Setup of middle:
// CPUCore
module CPUCore(
input clk,
input Reset,
output wire [15:0] mem_addr,
output wire        mem_we,
output wire [15:0] mem_wdata,
input  wire [15:0] mem_rdata
);
wire[3:0] OpCodeExt_ImmHi;
wire[3:0] OpCode;
wire[3:0] Rdest;
wire[3:0] Rsrc_ImmLo;
wire AluEn;
wire MemMuxEn;
wire RegFileEn;
wire MemWriteEn;
wire PCEn;
wire InstrEn;
wire PCRead;
wire PCWrite;
wire [15:0] PC;
wire[15:0] read_data1;  
wire[15:0] read_data2;
wire [15:0] MemData;
wire [15:0] Rsrc_ImmData;
wire [15:0] ALUResult;
wire [15:0] PSR;
wire [3:0]alucont;
wire [15:0] Mem_a1;
wire [15:0] MemAddr;
wire [15:0] AluMuxOut;
wire [15:0] MemDataFromMux;
assign MemData   = mem_rdata;
assign mem_addr  = MemAddr;
assign mem_we    = MemWriteEn;
assign mem_wdata = MemDataFromMux;
InstrReg InstrReg(
.clk(clk),
.En(InstrEn),
.instruction(MemData),
.opcode(OpCode),
.opcodeExt_ImmHi(OpCodeExt_ImmHi),
.Rdest(Rdest),
.Rsrc_ImmLo(Rsrc_ImmLo)
);
Controller Controller(
	.clk(clk),
	.Reset(Reset),
	.OpCode(OpCode),
	.OpCodeExt_ImmHi(OpCodeExt_ImmHi),
	.RSource_ImmLo(Rsrc_ImmLo),
	.AluEn(AluEn),
	.MemMuxEn(MemMuxEn),
	.RegFileEn(RegFileEn),
	.PCEn(PCEn),
	.PCRead(PCRead),
	.PCWrite(PCWrite),
	.MemWriteEn(MemWriteEn),
	.InstrEn(InstrEn)
);
PCControl PCControl(
	.Reset(Reset),
	.clk(clk),
	.PSR(PSR),
	.PCen(PCEn),
	.RegData(read_data2),
	.dispLo(Rsrc_ImmLo),   
	.OpcodeExt_dispHi(OpCodeExt_ImmHi),
	.CondRlink(Rdest),
	.Opcode(OpCode),  
	.PC(PC)  
);
RegFile RegFile (
	 .Reset(Reset),
    .clk(clk),                 
    .En(RegFileEn),                  
    .read_addr(Rsrc_ImmLo),  
    .readwrite_addr(Rdest),    
    .write_data(AluMuxOut),   
    .read_data1(read_data1),  
    .read_data2(read_data2)   
);
ALUcntrl ALUcntrl
(
	.Opcode(OpCode),
	.OpcodeExt_ImmHi(OpCodeExt_ImmHi),
	.Reg2Data(read_data2),
	.Rsrc_ImmLo(Rsrc_ImmLo),
  ...
Size: about 4900 cells after synthesis, roughly 440 flip-flops, roughly 51 I/O pins, ~35000 sq um of cells after synthesis.
make LEC_CHECK=0 ABC_AREA=1 CAP_MARGIN=20 CORE_MARGIN=2 CORE_UTILIZATION=40 MAX_ROUTING_LAYER=met4 PLACE_DENSITY=0.87 SLEW_MARGIN=5 TNS_END_PERCENT=35 finish   # period 8.34 ns
run.sh (not shown) runs the stock make flow with config.mk's settings and CLKGATE_MAP_FILE=.
Changes in south relative to middle:
- putting SETUP_SLACK_MARGIN at 1.01 where nothing was set
- clearing MAX_ROUTING_LAYER, which used to be met4
- swapping 40 for 50 in CORE_UTILIZATION
- swapping 5 for 20 in SLEW_MARGIN
- clearing TNS_END_PERCENT, which used to be 35
- clearing PLACE_DENSITY, which used to be 0.87
- clearing ABC_AREA, which used to be 1
- swapping 8.34 for 3.75 in the clock period (ns, I/O delays scaled along)
Findings:
Going from middle to south, worst-case vdd ir drop increased 0.00029 V; internal power of the cells up 6.8 mW; reg-to-reg setup timing slack shrank by 2.85 ns; fraction of the cycle the final worst path needs picked up an extra 51 points.
In the flow results for middle and south, the height of the die is larger on middle.
The total power in middle is 0.39 times that in south.
No crash in south: every stage finished, but the layout fails its final checks due to setup timing.
middle finished every stage and its layout cleared the timing, design-rule and antenna checks.
Compared south vs middle, and relative area change from synthesis to final layout is up in south.


Setup of sierra:
CPUCore again, from the RTL that the note above started with.
Settings: LEC_CHECK=0, CAP_MARGIN=20, CORE_MARGIN=2, CORE_UTILIZATION=40, PLACE_DENSITY=0.6, SLEW_MARGIN=20; clock period 6.74 ns.
Per the final summary, sierra finished and its layout is clean on timing, DRC and antenna.
### sierra -> onyx
Settings: an added SETUP_SLACK_MARGIN of 1.07; an added HOLD_SLACK_MARGIN of 0.28; an added GPL_TIMING_DRIVEN of 0; an added CELL_PAD_IN_SITES_GLOBAL_PLACEMENT of 1; a change of CORE_MARGIN from 2 to 8; a change of CAP_MARGIN from 20 to 15; an added GPL_ROUTABILITY_DRIVEN of 0; an added ABC_AREA of 1; a change of the clock period (ns, I/O delays scaled along) from 6.74 to 8.0.
==> results <==
Diff sierra -> onyx: non-clock buffer count increased by about 120% relative to the old numbers, met3 routed wirelength increased by 7.6 mm relative to the old numbers, layout net count increased by 65% relative to the old numbers. sierra has lower register-to-register slack than onyx. sierra → onyx: total stage count of the critical path moved down; power fell by 10%. Compared onyx vs sierra, and count of placed standard cells including taps is up in onyx. In onyx, the combinational group power came out about 4% below the value in sierra. sierra → onyx: total area of multi-input combinational cells increased 12%, yosys cell count increased about 60%.
diff inputs: onyx => violet
Settings: removing GPL_ROUTABILITY_DRIVEN (formerly 0); removing GPL_TIMING_DRIVEN (formerly 0); removing CELL_PAD_IN_SITES_GLOBAL_PLACEMENT (formerly 1); changing CAP_MARGIN from 15 to 20; removing HOLD_SLACK_MARGIN (formerly 0.28); removing ABC_AREA (formerly 1); changing SETUP_SLACK_MARGIN from 1.07 to 1.31; changing CORE_MARGIN from 8 to 2; changing the clock period (ns, I/O delays scaled along) from 8.0 to 6.74.
[summary]
[violet vs onyx] clock-buffer cell count: lower in violet. Final net count ends up higher on onyx. violet: via count 11,900 below onyx. onyx → violet: final instance area saw a decrease; tally of unique sky130hd cells used after synthesis increased 56%. Compare onyx and violet | total area of multi-input combinational cells higher: onyx. Compared to onyx, violet has total combinational power about 8% higher.


run 3:
Starting RTL as in the previous note.
==> flow/config.mk <==
export PLATFORM = sky130hd
export DESIGN_NAME = CPUCore
export DESIGN_NICKNAME = CPUCore
export VERILOG_FILES = /design/flow/design.v
export SDC_FILE = /design/flow/constraint.sdc
export NUM_CORES = 4
export LEC_CHECK = 0
export CAP_MARGIN = 20
export CORE_MARGIN = 2
export CORE_UTILIZATION = 63
export SETUP_SLACK_MARGIN = 1.53
export SLEW_MARGIN = 20
==> flow/constraint.sdc <==
create_clock -name core_clock -period 5.89 [get_ports {clk}]
set_input_delay 1.1780 -clock core_clock [delete_from_list [all_inputs] [get_ports {clk}]]
set_output_delay 1.1780 -clock core_clock [all_outputs]
set_load 0.01 [all_outputs]
Run 3: it failed with a tool error in 5_1_grt, so there are no final results.
Edits applied to the flow inputs when going from run 3 to run 4:
Settings: putting ABC_AREA at 1 where nothing was set; swapping 63 for 71 in CORE_UTILIZATION; putting PLACE_DENSITY at 0.6 where nothing was set; clearing SETUP_SLACK_MARGIN, which used to be 1.53; putting CTS_CLUSTER_SIZE at 94 where nothing was set; swapping 5.89 for 6.29 in the clock period (ns, I/O delays scaled along).
==> results <==
- The final layout from run 4, which completed every stage, passed the timing, design-rule and antenna checks at the end of the flow.
- Run 3 did not finish; a tool error ended it in 5_1_grt.
- Going from run 3 to run 4, total CTS buffers grows by 1.
- Post-synthesis average cell area: run 4 < run 3
- Area share of and-or/or-and cells after synthesis: higher on run 4
- Area of the placeable core essentially unchanged between run 4 and run 3.
- Run 4 against run 3: number of setup buffers added after CTS has decreased; total cell area reported by yosys after synthesis has increased; parity-gate share of the synthesized area counting xor and xnor cells has decreased; die size has remained practically unchanged.
- In the tables for run 4 and run 3, synthesized cell count reads higher with run 4.
- Diff run 3 -> run 4: post-synthesis cell area went up, mux share of post-synthesis cell area dropped 16 points.
Power and IR drop assume default switching activity.
